==> inputs of job 3726 <==
## processor_main
module processor_main(
		input  clk, reset_n,                       
		input  [31:0] dmem_datain, 
		input  [31:0] imem_data,                   
		output [31:0] dmem_addr, dmem_dataout, PC,
		output dmem_rw, io_rw
   );
	reg [31:0] PFD_PC, PDE_PC, PEM_PC, PMW_PC, PFD_INST, PDE_IMM, PDE_RS1, PDE_RS2, PEM_RS2, PEM_PCADDIMM, PMW_PCADDIMM, PEM_ALUOUT, 
				  PEM_CALOUT, PMW_CALOUT, PMW_DOUT;				  
	reg [2:0] PDE_F3;
	reg PDE_F7, PDE_CTRL_MEMWRITE, PEM_CTRL_MEMWRITE, PDE_CTRL_REGWRITE, PEM_CTRL_REGWRITE, PMW_CTRL_REGWRITE, PDE_CTRL_ALUSRC, 
		 PDE_CRTL_IMMTOREG, PEM_BRANCHFLAG, PFD_TAKENFLAG, PDE_TAKENFLAG, PEM_TAKENFLAG;
	reg [1:0] PDE_CTRL_ALUOP, PDE_CTRL_BRANCH, PDE_CTRL_REGWRITESEL, PEM_CTRL_BRANCH, PEM_CTRL_REGWRITESEL, PMW_CTRL_REGWRITESEL;
	reg [4:0] PDE_RDA, PEM_RDA, PMW_RDA;
	wire STALL, PFD_FLUSH, PDE_FLUSH, TAKENFLAG;
	assign PC = PFD_PC;
	wire ALU_BRANCHFLAG, ALU_BRANCHFLAG_int;	
	assign ALU_BRANCHFLAG = (PEM_PC == 32'b0) ? 1'b0 : ALU_BRANCHFLAG_int;
   wire [31:0] next_instruction, PCADD4;     
   wire [31:0] inst;                 
	wire [31:0] data_rs1;
	wire [31:0] data_rs2, ALU_OUT, PCADDIMM;
	wire [31:0] REALBRANCH;
	assign REALBRANCH = ({(PDE_CTRL_BRANCH[1] & ALU_BRANCHFLAG), PDE_CTRL_BRANCH[0]} == 2'b00) ? PDE_PC :
							  ({(PDE_CTRL_BRANCH[1] & ALU_BRANCHFLAG), PDE_CTRL_BRANCH[0]} == 2'b01) ? PDE_PC :
							  ({(PDE_CTRL_BRANCH[1] & ALU_BRANCHFLAG), PDE_CTRL_BRANCH[0]} == 2'b10) ? ALU_OUT : PCADDIMM;
	add pcadd4(.A(PFD_PC), .B(32'd4), .CIN(1'b0), .OF(), .SUM(PCADD4));
	wire [31:0] NEXTPREDICTED;
	assign NEXTPREDICTED = PCADD4;	 
	assign TAKENFLAG = 1'b0;  
	assign next_instruction = (ALU_BRANCHFLAG ^ PDE_TAKENFLAG) ? REALBRANCH : NEXTPREDICTED;
	assign PFD_FLUSH = ALU_BRANCHFLAG ^ PDE_TAKENFLAG;
	assign PDE_FLUSH = ALU_BRANCHFLAG ^ PDE_TAKENFLAG;
   assign inst = imem_data;
	wire CTRL_MEMWRITE, CTRL_ALUSRC, CTRL_REGWRITE, CRTL_IMMTOREG;
	wire [1:0] CTRL_ALUOP, CTRL_BRANCH, CTRL_REGWRITESEL;
	Control_Unit cu(
		.instruction(PFD_INST),
		.clk(clk),
		.MEMWRITE(CTRL_MEMWRITE), 
		.ALUSRC(CTRL_ALUSRC), 
		.REGWRITE(CTRL_REGWRITE), 
		.IMMTOREG(CRTL_IMMTOREG),
		.STALLSIG(),
  ...
clock: 14.4 ns
lec_check: 0
cap_margin: 20
core_aspect_ratio: 1.16
core_margin: 2
core_utilization: 72
cts_cluster_diameter: 97
cts_cluster_size: 12
max_routing_layer: met4
place_density: 0.66
slew_margin: 20
tns_end_percent: 95
run.sh (not shown) runs the stock make flow with config.mk's settings and CLKGATE_MAP_FILE=.
==> job 3252: changes against job 3726 <==
- CORE_ASPECT_RATIO: 1.16 -> unset
- CORE_UTILIZATION: 72 -> 40
- CTS_CLUSTER_DIAMETER: 97 -> unset
- CTS_CLUSTER_SIZE: 12 -> unset
- MAX_ROUTING_LAYER: met4 -> unset
- PLACE_DENSITY: 0.66 -> unset
- TNS_END_PERCENT: 95 -> unset
==> flow/constraint.sdc (replaced) <==
create_clock -name core_clock -period 11.0 [get_ports {clk}]
set_input_delay 2.2000 -clock core_clock [delete_from_list [all_inputs] [get_ports {clk}]]
set_output_delay 2.2000 -clock core_clock [all_outputs]
set_load 0.01 [all_outputs]
==> job 3115: changes against job 3726 <==
- CORE_ASPECT_RATIO: 1.16 -> unset
- CORE_UTILIZATION: 72 -> 9
- CTS_CLUSTER_DIAMETER: 97 -> unset
- CTS_CLUSTER_SIZE: 12 -> unset
- MAX_ROUTING_LAYER: met4 -> unset
- PLACE_DENSITY: 0.66 -> unset
- TNS_END_PERCENT: 95 -> unset
==> flow/constraint.sdc (replaced) <==
create_clock -name core_clock -period 17.5 [get_ports {clk}]
set_input_delay 3.5000 -clock core_clock [delete_from_list [all_inputs] [get_ports {clk}]]
set_output_delay 3.5000 -clock core_clock [all_outputs]
set_load 0.01 [all_outputs]
==> job 6102: changes against job 3726 <==
- CORE_ASPECT_RATIO: 1.16 -> unset
- CORE_UTILIZATION: 72 -> 70
- CTS_CLUSTER_DIAMETER: 97 -> unset
- CTS_CLUSTER_SIZE: 12 -> 35
- MAX_ROUTING_LAYER: met4 -> unset
- PLACE_DENSITY: 0.66 -> unset
- TNS_END_PERCENT: 95 -> unset
==> flow/constraint.sdc (replaced) <==
create_clock -name core_clock -period 5.7 [get_ports {clk}]
set_input_delay 1.1400 -clock core_clock [delete_from_list [all_inputs] [get_ports {clk}]]
set_output_delay 1.1400 -clock core_clock [all_outputs]
set_load 0.01 [all_outputs]
==> metrics.cfg <==
[place]
dp.cells = 16624
hpwl_um = 222000
dpl_cell_area_um2 = 94200
place_congestion = 0.948

[cts]
cts_resized = 0
post_cts_buffers = 0

[die]
chip_area_um2 = 873000
coreArea_um2 = 862000
die_width_um = 934
dieHeight_um = 934
rows = 341

[status]
status = complete, no violations

[end of results for job 3115]
==> metrics.cfg <==
[place]
dp.cells = 7166
place_congestion = 1.14
hpwl_um = 225000
dpl_cell_area_um2 = 86700

[die]
coreArea_um2 = 111000
chip_area_um2 = 114000
rows = 122
dieHeight_um = 338
die_width_um = 338

[status]
run.stop_error = [ERROR GRT-0116] Global routing finished with congestion. Check the congestion regions in the DRC Viewer.
lastStage = global routing (5_1_grt)
status = aborted with a tool error

[logic_synthesis]
ys_sh_xor_pct = 1.46

[cts]
post_cts_buffers = 36

[end of results for job 6102]
==> metrics.cfg <==
[cts]
cts_resized = 0
post_cts_buffers = 0

[die]
dieHeight_um = 445
coreArea_um2 = 193000
die_width_um = 445
chip_area_um2 = 198000

[place]
dpl_cell_area_um2 = 83300
hpwl_um = 211000

[status]
status = complete, no violations

[logic_synthesis]
syn_avg_cell_area_um2 = 15.2

[cells_and_area]
flop_area_um2 = 43500

[end of results for job 3252]
==> metrics.cfg <==
[place]
hpwl_um = 210000
place_congestion = 1.15
dp.cells = 6551

[die]
dieHeight_um = 358
die_width_um = 309
chip_area_um2 = 111000
rows = 129

[status]
run.stop_error = [ERROR GRT-0228] Horizontal edge usage exceeds the maximum allowed. (20, 36) usage=65535 limit=3000
lastStage = global routing (5_1_grt)
status = aborted with a tool error

[cts]
cts_resized = 0
post_cts_buffers = 0

[end of results for job 3726]
